// testSlave
module testSlave(input clk, input reset,
    input  S_AXI_RREADY,
    output S_AXI_RVALID,
    output[5:0] S_AXI_RID,
    output[31:0] S_AXI_RDATA,
    output[1:0] S_AXI_RRESP,
    output S_AXI_RLAST,
    output S_AXI_ARREADY,
    input  S_AXI_ARVALID,
    input [5:0] S_AXI_ARID,
    input [5:0] S_AXI_ARADDR,
    input [7:0] S_AXI_ARLEN,
    input [2:0] S_AXI_ARSIZE,
    input [1:0] S_AXI_ARBURST,
    output S_AXI_WREADY,
    input  S_AXI_WVALID,
    input [31:0] S_AXI_WDATA,
    input [3:0] S_AXI_WSTRB,
    input  S_AXI_WLAST,
    output S_AXI_AWREADY,
    input  S_AXI_AWVALID,
    input [5:0] S_AXI_AWID,
    input [5:0] S_AXI_AWADDR,
    input [7:0] S_AXI_AWLEN,
    input [2:0] S_AXI_AWSIZE,
    input [1:0] S_AXI_AWBURST,
    input  S_AXI_BREADY,
    output S_AXI_BVALID,
    output[5:0] S_AXI_BID,
    output[1:0] S_AXI_BRESP
);
  reg [1:0] axi_bresp;
  wire[1:0] T0;
  wire[1:0] T1;
  wire T2;
  wire T3;
  wire T4;
  wire T5;
  wire T6;
  reg  axi_bvalid;
  wire T7;
  wire T8;
  wire T9;
  wire T10;
  wire T11;
  wire T12;
  wire T13;
  wire T14;
  wire T15;
  reg  axi_wready;
  wire T16;
  wire T17;
  wire T18;
  wire T19;
  wire T20;
  wire T21;
  wire T22;
  wire T23;
  wire T24;
  wire T25;
  wire T26;
  wire T27;
  wire T28;
  reg  axi_awv_awr_flag;
  wire T29;
  wire T30;
  wire T31;
  wire T32;
  wire T33;
  wire T34;
  wire T35;
  reg  axi_arv_arr_flag;
  wire T36;
  wire T37;
  wire T38;
  wire T39;
  wire T40;
  wire T41;
  wire T42;
  wire T43;
  wire T44;
  wire T45;
  wire T46;
  reg  axi_arready;
  wire T47;
  wire T48;
  wire T49;
  wire T50;
  wire T51;
  wire T52;
  wire T53;
  wire T54;
  reg [7:0] axi_arlen;
  wire[7:0] T55;
  wire[7:0] T56;
  wire T57;
  wire T58;
  wire T59;
  wire T60;
  wire T61;
  wire T62;
  wire T63;
  reg [7:0] axi_arlen_cntr;
  wire[7:0] T64;
  wire[7:0] T65;
  wire[7:0] T66;
  wire[7:0] T67;
  wire T68;
  wire T69;
  ...
clock: 1.85 ns
lec_check: 0
abc_area: 1
cap_margin: 20
core_margin: 2
core_utilization: 72
cts_cluster_diameter: 275
place_density_lb_addon: 0.09
slew_margin: 20
run.sh (not shown) runs the stock make flow with config.mk's settings and CLKGATE_MAP_FILE=.
The starting point did not get past 5_1_grt.
==> next run, changes <==
==> flow/config.mk (replaced) <==
export PLATFORM = sky130hd
export DESIGN_NAME = testSlave
export DESIGN_NICKNAME = testSlave
export VERILOG_FILES = /design/flow/design.v
export SDC_FILE = /design/flow/constraint.sdc
export NUM_CORES = 4
export LEC_CHECK = 0
export CAP_MARGIN = 20
export CORE_MARGIN = 2
export CORE_UTILIZATION = 40
export PLACE_DENSITY = 0.6
export SLEW_MARGIN = 20
==> flow/constraint.sdc (replaced) <==
create_clock -name core_clock -period 2.87 [get_ports {clk}]
set_input_delay 0.5740 -clock core_clock [delete_from_list [all_inputs] [get_ports {clk}]]
set_output_delay 0.5740 -clock core_clock [all_outputs]
set_load 0.01 [all_outputs]
With this change the flow completed with no timing, DRC or antenna violations.
Area after synthesis climbs by 0.55%.
Die area came out higher by 79%.
Synthesized cell count shrinks by 20%.
==> next run, changes <==
==> flow/constraint.sdc (replaced) <==
create_clock -name core_clock -period 3.6 [get_ports {clk}]
set_input_delay 0.7200 -clock core_clock [delete_from_list [all_inputs] [get_ports {clk}]]
set_output_delay 0.7200 -clock core_clock [all_outputs]
set_load 0.01 [all_outputs]
=> Cell area fell slightly; final cell count shrinks slightly; non-clock buffer count fell by 16.
==> next run, changes <==
--- a/flow/config.mk
+++ b/flow/config.mk
@@ -8,5 +8,5 @@
 export CAP_MARGIN = 20
 export CORE_MARGIN = 2
-export CORE_UTILIZATION = 40
-export PLACE_DENSITY = 0.6
+export CORE_UTILIZATION = 65
+export SETUP_SLACK_MARGIN = 0.4
 export SLEW_MARGIN = 20
==> flow/constraint.sdc (replaced) <==
create_clock -name core_clock -period 2.39 [get_ports {clk}]
set_input_delay 0.4780 -clock core_clock [delete_from_list [all_inputs] [get_ports {clk}]]
set_output_delay 0.4780 -clock core_clock [all_outputs]
set_load 0.01 [all_outputs]
Result:
- The changed run completed with no timing, DRC or antenna violations
- routed wire length is higher by 7.9%
- non-clock buffer count is higher by 201
- flip-flop count stays the same
